==> inputs of nickel <==
## calc_logic
module calc_logic(
   input clk,
   input rst,
   input [4:0] keycode,
   input newkey,
   output [15:0] Xdisplay,
   output LED_NEG_digit,
   output LED_OVW
   );
   localparam[4:0] KEY_CE = 5'b01100,
                   KEY_CA = 5'b00100,
                   KEY_MULTI = 5'b01001,
                   KEY_SUB = 5'b01010,
                   KEY_ADD = 5'b01011,
                   KEY_SQR = 5'b00001,
                   KEY_CH_SIGN = 5'b00010,
                   KEY_EQUALS = 5'b00011;
   reg signed [17:0] X, nextX, Y, nextY, ANS;
   reg [1:0] OP, nextOP;
   wire ADD = (OP == KEY_ADD [1:0]);
   wire SUB = (OP == KEY_SUB [1:0]);
   wire MULTI = (OP == KEY_MULTI [1:0]);        
   wire OP_T2 = (newkey && (keycode[4:2] == 3'b010) );
   wire CA = (newkey && (keycode == KEY_CA) );             
   wire CE = (newkey && (keycode == KEY_CE) );
   wire digit = (newkey && (keycode[4] == 1'b1) );
   wire EQUALS = (newkey && (keycode == KEY_EQUALS) );
   wire SQR = (newkey && (keycode == KEY_SQR) );
   wire CH_SIGN = (newkey && (keycode == KEY_CH_SIGN) );
   wire [6:0] CONTROL = {CE, CA, OP_T2, digit, EQUALS, SQR, CH_SIGN};  
   wire signed [17:0] ANS_ADD, ANS_MULTI, ANS_SUB, ANS_SQR, ANS_CH_SIGN;
   assign ANS_ADD = X+Y;
   assign ANS_SUB = Y-X;
   assign ANS_MULTI = X*Y;
   assign ANS_SQR = X*X;
   assign ANS_CH_SIGN = X*-1;  
   assign LED_OVW = X[16]; 
   assign Xdisplay = X[15:0];
   assign LED_NEG_digit = X[17];  
   always @ (ADD, MULTI, SUB, ANS_ADD, ANS_MULTI, ANS_SUB, X)
       case({ADD, SUB, MULTI})
           3'b100: ANS = ANS_ADD;
           3'b010: ANS = ANS_SUB;
           3'b001: ANS = ANS_MULTI;
           default: ANS = X;
       endcase   
   always @ (CONTROL, X, keycode, ANS, ANS_SQR, ANS_CH_SIGN)
       casez(CONTROL)
           7'b1000000: nextX = 18'b0;
           7'b?1?????: nextX = 18'b0;
           7'b0010000: nextX = 18'b0;
  ...
make LEC_CHECK=0 CAP_MARGIN=20 CORE_MARGIN=2 CORE_UTILIZATION=72 CTS_CLUSTER_SIZE=72 GPL_ROUTABILITY_DRIVEN=0 PLACE_DENSITY_LB_ADDON=0.0 SLEW_MARGIN=20 TNS_END_PERCENT=75 finish   # period 5.53 ns
run.sh (not shown) runs the stock make flow with config.mk's settings and CLKGATE_MAP_FILE=.
==> violet: changes against nickel <==
Settings changed: CORE_UTILIZATION 72 to 40, CTS_CLUSTER_SIZE 72 to default, GPL_ROUTABILITY_DRIVEN 0 to default, PLACE_DENSITY_LB_ADDON 0.0 to default, TNS_END_PERCENT 75 to default.
==> flow/constraint.sdc (replaced) <==
create_clock -name core_clock -period 8.0 [get_ports {clk}]
set_input_delay 1.6000 -clock core_clock [delete_from_list [all_inputs] [get_ports {clk}]]
set_output_delay 1.6000 -clock core_clock [all_outputs]
set_load 0.01 [all_outputs]
==> raven: changes against nickel <==
Settings changed: CORE_UTILIZATION 72 to 58, CTS_CLUSTER_SIZE 72 to default, GPL_ROUTABILITY_DRIVEN 0 to default, PLACE_DENSITY_LB_ADDON 0.0 to default, TNS_END_PERCENT 75 to default.
==> flow/constraint.sdc (replaced) <==
create_clock -name core_clock -period 6.6 [get_ports {clk}]
set_input_delay 1.3200 -clock core_clock [delete_from_list [all_inputs] [get_ports {clk}]]
set_output_delay 1.3200 -clock core_clock [all_outputs]
set_load 0.01 [all_outputs]
==> sierra: changes against nickel <==
Settings changed: ABC_AREA from default to 1, CTS_CLUSTER_SIZE 72 to default, GPL_ROUTABILITY_DRIVEN 0 to default, PLACE_DENSITY_LB_ADDON 0.0 to default, TNS_END_PERCENT 75 to default.
==> flow/constraint.sdc (replaced) <==
create_clock -name core_clock -period 6.43 [get_ports {clk}]
set_input_delay 1.2860 -clock core_clock [delete_from_list [all_inputs] [get_ports {clk}]]
set_output_delay 1.2860 -clock core_clock [all_outputs]
set_load 0.01 [all_outputs]
==> flow report <==
OUTCOME
--------------------------------------------------------------------------
Status                                                        finished clean

LAYOUT
--------------------------------------------------------------------------
Count of inverters other than clock inverters in the layout            294
Number of logic gates                                                 1062

SETUP PATH
--------------------------------------------------------------------------
Startpoint of the worst register-to-register path                     Y[2]
Reg2reg setup slack                                                0.47 ns
CP dominant cell by count                                     sky130_fd_sc_hd__fa_1

PWR
--------------------------------------------------------------------------
Pwr/cell area                                                 110.0 nW/um2

ROUTING
--------------------------------------------------------------------------
Post-detailed-route wirelength per cell                           20.65 um

GRT
--------------------------------------------------------------------------
Met3 Usage GRT                                                     0.02673

Source of the figures above: raven

==> flow report <==
OUTCOME
---------------------------------------------------------------------------
Status                                                         failed layout checks
Violated layout checks                                         setup timing

ROUTING
---------------------------------------------------------------------------
Wire length on met3                                                3.920 mm
Via total after detailed routing                                      11179
Post-detailed-route wirelength per cell                            20.25 um

GRT
---------------------------------------------------------------------------
Met3 Usage GRT                                                      0.07481

SYNTHESIS
---------------------------------------------------------------------------
Floorplan Nets                                                         1832
Post-synth design cell area                                       12730 um2

TIMING
---------------------------------------------------------------------------
# setup viols final                                                       3
Share of the cycle needed by the critical path after routing          1.060
Worst Setup Slack, final                                         -0.3305 ns

SETUP PATH
---------------------------------------------------------------------------
Reg2reg setup slack                                                -0.33 ns
Startpoint of the worst register-to-register path                      X[3]

LAYOUT
---------------------------------------------------------------------------
Count of inverters other than clock inverters in the layout             294
Combinational Area                                                10630 um2

Source of the figures above: nickel

==> flow report <==
OUTCOME
--------------------------------------------------------------------------------
Status                                                              finished clean

ROUTING
--------------------------------------------------------------------------------
Post-detailed-route wirelength per cell                                 18.77 um

LAYOUT
--------------------------------------------------------------------------------
Final standard cell count with taps included and fillers excluded           1852
Count of inverters other than clock inverters in the layout                  294
# nets final                                                                1815
Number of logic gates                                                       1062

GRT
--------------------------------------------------------------------------------
Met3 Usage GRT                                                           0.02155

PWR
--------------------------------------------------------------------------------
Pwr/cell area                                                       93.93 nW/um2
Peak ir drop on the vdd network                                     0.00008207 V

SETUP PATH
--------------------------------------------------------------------------------
CP dominant cell by count                                           sky130_fd_sc_hd__fa_1
Reg2reg setup slack                                                      1.49 ns
Startpoint of the worst register-to-register path                           X[9]

Source of the figures above: violet

==> flow report <==
SYNTHESIS
--------------------------------------------------------------------------
Async SR Flop Fraction                                               1.000
Count of unique library cells instantiated by Yosys                     49
Synthesized flop and latch total                                        38

SETUP PATH
--------------------------------------------------------------------------
Reg2reg setup slack                                                0.40 ns
Startpoint of the worst register-to-register path                     X[9]
CP dominant cell by count                                     sky130_fd_sc_hd__nand2_1
Cell count along the critical path                                      25

GRT
--------------------------------------------------------------------------
Met3 Usage GRT                                                     0.09591

CLOCKING
--------------------------------------------------------------------------
Quantity of gates resized following cts                                  0

OUTCOME
--------------------------------------------------------------------------
Status                                                        finished clean

ROUTING
--------------------------------------------------------------------------
Post-detailed-route wirelength per cell                           17.54 um
Wire length on met3                                               4.493 mm

PWR
--------------------------------------------------------------------------
Pwr/cell area                                                 129.4 nW/um2

HOLD PATH
--------------------------------------------------------------------------
Worst Hold Path Cells                                                    2

LAYOUT
--------------------------------------------------------------------------
Count of inverters other than clock inverters in the layout            573

Source of the figures above: sierra


---

==> 10-20 <==
calc_logic again, from the RTL that the note above started with.
Settings: LEC_CHECK=0, ABC_AREA=0, CAP_MARGIN=40, CELL_PAD_IN_SITES_DETAIL_PLACEMENT=0, CORE_ASPECT_RATIO=0.72, CORE_MARGIN=2, CORE_UTILIZATION=72, CTS_CLUSTER_DIAMETER=39, CTS_CLUSTER_SIZE=33, MIN_ROUTING_LAYER=met1, PLACE_DENSITY=0.66, SETUP_SLACK_MARGIN=0.89, SLEW_MARGIN=20, TNS_END_PERCENT=70; clock period 5.84 ns.
==> 08-10 (differences from 10-20) <==
- ABC_AREA: 0 -> 1
- CAP_MARGIN: 40 -> 20
- CORE_ASPECT_RATIO: 0.72 -> 1.17
- CORE_UTILIZATION: 72 -> 56
- CTS_CLUSTER_DIAMETER: 39 -> 275
- CTS_CLUSTER_SIZE: 33 -> 44
- HOLD_SLACK_MARGIN: not set -> 0.29
- SETUP_SLACK_MARGIN: 0.89 -> 0.43
==> flow/constraint.sdc (replaced) <==
create_clock -name core_clock -period 2.54 [get_ports {clk}]
set_input_delay 0.5080 -clock core_clock [delete_from_list [all_inputs] [get_ports {clk}]]
set_output_delay 0.5080 -clock core_clock [all_outputs]
set_load 0.01 [all_outputs]
==> 03-25 (differences from 10-20) <==
- ABC_AREA: 0 -> not set
- CAP_MARGIN: 40 -> 20
- CELL_PAD_IN_SITES_DETAIL_PLACEMENT: 0 -> not set
- CORE_ASPECT_RATIO: 0.72 -> 0.55
- CTS_CLUSTER_DIAMETER: 39 -> not set
- CTS_CLUSTER_SIZE: 33 -> not set
- MIN_ROUTING_LAYER: met1 -> not set
- PLACE_DENSITY: 0.66 -> not set
- SETUP_SLACK_MARGIN: 0.89 -> not set
- TNS_END_PERCENT: 70 -> not set
==> flow/constraint.sdc (replaced) <==
create_clock -name core_clock -period 8.0 [get_ports {clk}]
set_input_delay 1.6000 -clock core_clock [delete_from_list [all_inputs] [get_ports {clk}]]
set_output_delay 1.6000 -clock core_clock [all_outputs]
set_load 0.01 [all_outputs]
==> 06-17 (differences from 10-20) <==
- ABC_AREA: 0 -> 1
- CAP_MARGIN: 40 -> 20
- CORE_ASPECT_RATIO: 0.72 -> 1.74
- CORE_UTILIZATION: 72 -> 56
- CTS_CLUSTER_DIAMETER: 39 -> 198
- CTS_CLUSTER_SIZE: 33 -> 99
- SETUP_SLACK_MARGIN: 0.89 -> 0.43
- TNS_END_PERCENT: 70 -> 10
==> flow/constraint.sdc (replaced) <==
create_clock -name core_clock -period 5.98 [get_ports {clk}]
set_input_delay 1.1960 -clock core_clock [delete_from_list [all_inputs] [get_ports {clk}]]
set_output_delay 1.1960 -clock core_clock [all_outputs]
set_load 0.01 [all_outputs]
==> flow_summary.ini <==
; yosys + openroad results
[outcome]
status = finished with violations
violations = negative setup slack

[timing]
postLayoutSetupSlackWorst_ns = -2.94
slew_headroom_pct = 61.3
setup_viol = 17

[synthesis]
ys_sh_aoi_pct = 8.22
ys_seq_share_pct = 6.85

[clocking]
cts-resized-gates = 140

[drt]
wl_met2_um = 23400
Source of the figures above: 08-10

==> flow_summary.ini <==
; yosys + openroad results
[outcome]
status = finished with violations
violations = negative setup slack

[synthesis]
ys_sh_aoi_pct = 10.2
ys_seq_share_pct = 7.47

[timing]
postLayoutSetupSlackWorst_ns = -0.0105
setup_viol = 1
slew_headroom_pct = 34.3

[floorplanning]
die_h_um = 117

[clocking]
cts-resized-gates = 64

[drt]
wl_met2_um = 18400
Source of the figures above: 10-20

==> flow_summary.ini <==
; yosys + openroad results
[timing]
slew_viol_final = 0
postLayoutSetupSlackWorst_ns = 1.53
slew_headroom_pct = 34.9
setup_viol = 0

[clocking]
cts-resized-gates = 0

[outcome]
status = finished clean

[synthesis]
ys_seq_share_pct = 7.47
ys_sh_aoi_pct = 10.2
avgSynthCellArea_sq_um = 8.68

[cells_and_area]
num-multi-input-gates = 1062

[drt]
wl_met3_um = 4660
wl_met2_um = 13700
Source of the figures above: 03-25

==> flow_summary.ini <==
; yosys + openroad results
[outcome]
status = finished clean

[clocking]
cts-resized-gates = 32
clockBufferDepth = 2

[timing]
slew_headroom_pct = 38.5
hold_viol = 0
setup_viol = 0
holdWs_ns = 0.646
postLayoutSetupSlackWorst_ns = 0.404

[drt]
dr.pass1.iters = 5
viasPerCell = 5.37
wl_met2_um = 23000

[grt]
met1_usage_pct = 39.7

[pwr]
p_leak_nw = 9.66
sw_frac_of_total_pct = 53.8

[synthesis]
ys_cells = 2015
ys_sh_aoi_pct = 8.22
ys_seq_share_pct = 6.85
Source of the figures above: 06-17


---

==> inputs of job 5710 <==
==> flow/design.v <==
 `timescale 1ns / 1ps
module calc_logic(
   input clk,
   input rst,
   input [4:0] keycode,
   input newkey,
   output [15:0] Xdisplay,
   output LED_NEG_digit,
   output LED_OVW
   );
   localparam[4:0] KEY_CE = 5'b01100,
                   KEY_CA = 5'b00100,
                   KEY_MULTI = 5'b01001,
                   KEY_SUB = 5'b01010,
                   KEY_ADD = 5'b01011,
                   KEY_SQR = 5'b00001,
                   KEY_CH_SIGN = 5'b00010,
                   KEY_EQUALS = 5'b00011;
   reg signed [17:0] X, nextX, Y, nextY, ANS;
   reg [1:0] OP, nextOP;
   wire ADD = (OP == KEY_ADD [1:0]);
   wire SUB = (OP == KEY_SUB [1:0]);
   wire MULTI = (OP == KEY_MULTI [1:0]);        
   wire OP_T2 = (newkey && (keycode[4:2] == 3'b010) );
   wire CA = (newkey && (keycode == KEY_CA) );             
   wire CE = (newkey && (keycode == KEY_CE) );
   wire digit = (newkey && (keycode[4] == 1'b1) );
   wire EQUALS = (newkey && (keycode == KEY_EQUALS) );
   wire SQR = (newkey && (keycode == KEY_SQR) );
   wire CH_SIGN = (newkey && (keycode == KEY_CH_SIGN) );
   wire [6:0] CONTROL = {CE, CA, OP_T2, digit, EQUALS, SQR, CH_SIGN};  
   wire signed [17:0] ANS_ADD, ANS_MULTI, ANS_SUB, ANS_SQR, ANS_CH_SIGN;
   assign ANS_ADD = X+Y;
   assign ANS_SUB = Y-X;
   assign ANS_MULTI = X*Y;
   assign ANS_SQR = X*X;
   assign ANS_CH_SIGN = X*-1;  
   assign LED_OVW = X[16]; 
   assign Xdisplay = X[15:0];
   assign LED_NEG_digit = X[17];  
   always @ (ADD, MULTI, SUB, ANS_ADD, ANS_MULTI, ANS_SUB, X)
       case({ADD, SUB, MULTI})
           3'b100: ANS = ANS_ADD;
           3'b010: ANS = ANS_SUB;
           3'b001: ANS = ANS_MULTI;
           default: ANS = X;
       endcase   
   always @ (CONTROL, X, keycode, ANS, ANS_SQR, ANS_CH_SIGN)
       casez(CONTROL)
           7'b1000000: nextX = 18'b0;
           7'b?1?????: nextX = 18'b0;
           7'b0010000: nextX = 18'b0;
           7'b0001000: nextX = {X[12:0], keycode[3:0]};  
           7'b0000100: nextX = ANS;
           7'b0000010: nextX = ANS_SQR;
           7'b0000001: nextX = ANS_CH_SIGN;
           default: nextX = X;
       endcase
   always @ (posedge clk or posedge rst)
   begin
       if(rst) X <= 18'b0;
       else X <= nextX;
   end
   always @ (OP_T2, CA, Y, X)
       case({OP_T2, CA})
           2'b00: nextY = Y;
           2'b10: nextY = X;
           default: nextY = 18'b0;
       endcase
   always @ (posedge clk or posedge rst)
     begin
         if(rst) Y <= 18'b0;
         else Y <= nextY;
     end
   always @ (OP_T2, CA, keycode, OP)
       case({OP_T2, CA})
           2'b00: nextOP = OP;
           2'b10: nextOP = keycode[1:0];
           default: nextOP = 2'b0;
       endcase
   always @ (posedge clk or posedge rst)
     begin
         if(rst) OP <= 2'b0;
         else OP <= nextOP;
     end
   endmodule
==> flow/run.sh <==
#!/bin/bash
# the make line also repeats each setting of config.mk as NAME=value (left out here)
make -C /OpenROAD-flow-scripts/flow DESIGN_CONFIG=/design/flow/config.mk WORK_HOME=/design/flow/orfs CLKGATE_MAP_FILE= finish
==> flow/config.mk <==
export PLATFORM = sky130hd
export DESIGN_NAME = calc_logic
export DESIGN_NICKNAME = calc_logic
export VERILOG_FILES = /design/flow/design.v
export SDC_FILE = /design/flow/constraint.sdc
export NUM_CORES = 4
export LEC_CHECK = 0
export CAP_MARGIN = 20
export CORE_MARGIN = 2
export CORE_UTILIZATION = 58
export SETUP_SLACK_MARGIN = 1.28
export SLEW_MARGIN = 20
export TNS_END_PERCENT = 5
==> flow/constraint.sdc <==
create_clock -name core_clock -period 6.53 [get_ports {clk}]
set_input_delay 1.3060 -clock core_clock [delete_from_list [all_inputs] [get_ports {clk}]]
set_output_delay 1.3060 -clock core_clock [all_outputs]
set_load 0.01 [all_outputs]
==> inputs of job 3286, as changes to job 5710 <==
Settings changed: ABC_AREA set to 1, CORE_UTILIZATION 58 to 72, CTS_CLUSTER_DIAMETER set to 216, CTS_CLUSTER_SIZE set to 99, PLACE_DENSITY_LB_ADDON set to 0.04, SETUP_SLACK_MARGIN 1.28 to 1.31, TNS_END_PERCENT 5 to 15.
==> flow/constraint.sdc (replaced) <==
create_clock -name core_clock -period 4.52 [get_ports {clk}]
set_input_delay 0.9040 -clock core_clock [delete_from_list [all_inputs] [get_ports {clk}]]
set_output_delay 0.9040 -clock core_clock [all_outputs]
set_load 0.01 [all_outputs]
==> inputs of job 2985, as changes to job 5710 <==
Settings changed: CORE_UTILIZATION 58 to 68, CTS_CLUSTER_SIZE set to 40.
==> flow/constraint.sdc (replaced) <==
create_clock -name core_clock -period 8.32 [get_ports {clk}]
set_input_delay 1.6640 -clock core_clock [delete_from_list [all_inputs] [get_ports {clk}]]
set_output_delay 1.6640 -clock core_clock [all_outputs]
set_load 0.01 [all_outputs]
==> impl_metrics.toml <==
# generated from flow reports
[outcome]
outcome = "timing/DRC/antenna clean"

[routing]
wl_met1_mm = 13.78

[sta]
fin_crit_sh_pct = 79.32

[setup_path]
timing.rr.end = "X[17]"

[placement]
placed_cells = 1673

[global_routing]
met3_usage_pct = 5.469

[synthesis]
ys_sh_aoi_pct = 10.24

[flow_run]
tool_warnings = 33
The numbers above come from job 2985.

==> impl_metrics.toml <==
# generated from flow reports
[outcome]
outcome = "aborted with a tool error"
haltStage = "global routing"
error = "[ERROR GRT-0116] Global routing finished with congestion. Check the congestion regions in the DRC Viewer."

[synthesis]
synth.top_cell.area_share_pct = 28.82
synthArstFlopShare_pct = 100.0
ys_sh_aoi_pct = 8.224

[global_routing]
met3_usage_pct = 70.82

[placement]
placed_cells = 2443
The numbers above come from job 3286.

==> impl_metrics.toml <==
# generated from flow reports
[global_routing]
met3_usage_pct = 3.072

[sta]
fin_crit_sh_pct = 88.33

[outcome]
outcome = "timing/DRC/antenna clean"

[setup_path]
timing.rr.end = "X[17]"
worst_path_max_delay_cell = "fa_2"

[routing]
wl_met1_mm = 15.30

[flow_run]
tool_warnings = 36

[placement]
placed_cells = 1735
The numbers above come from job 5710.

Power figures rest on the tool's default switching activity, not on a simulated workload.
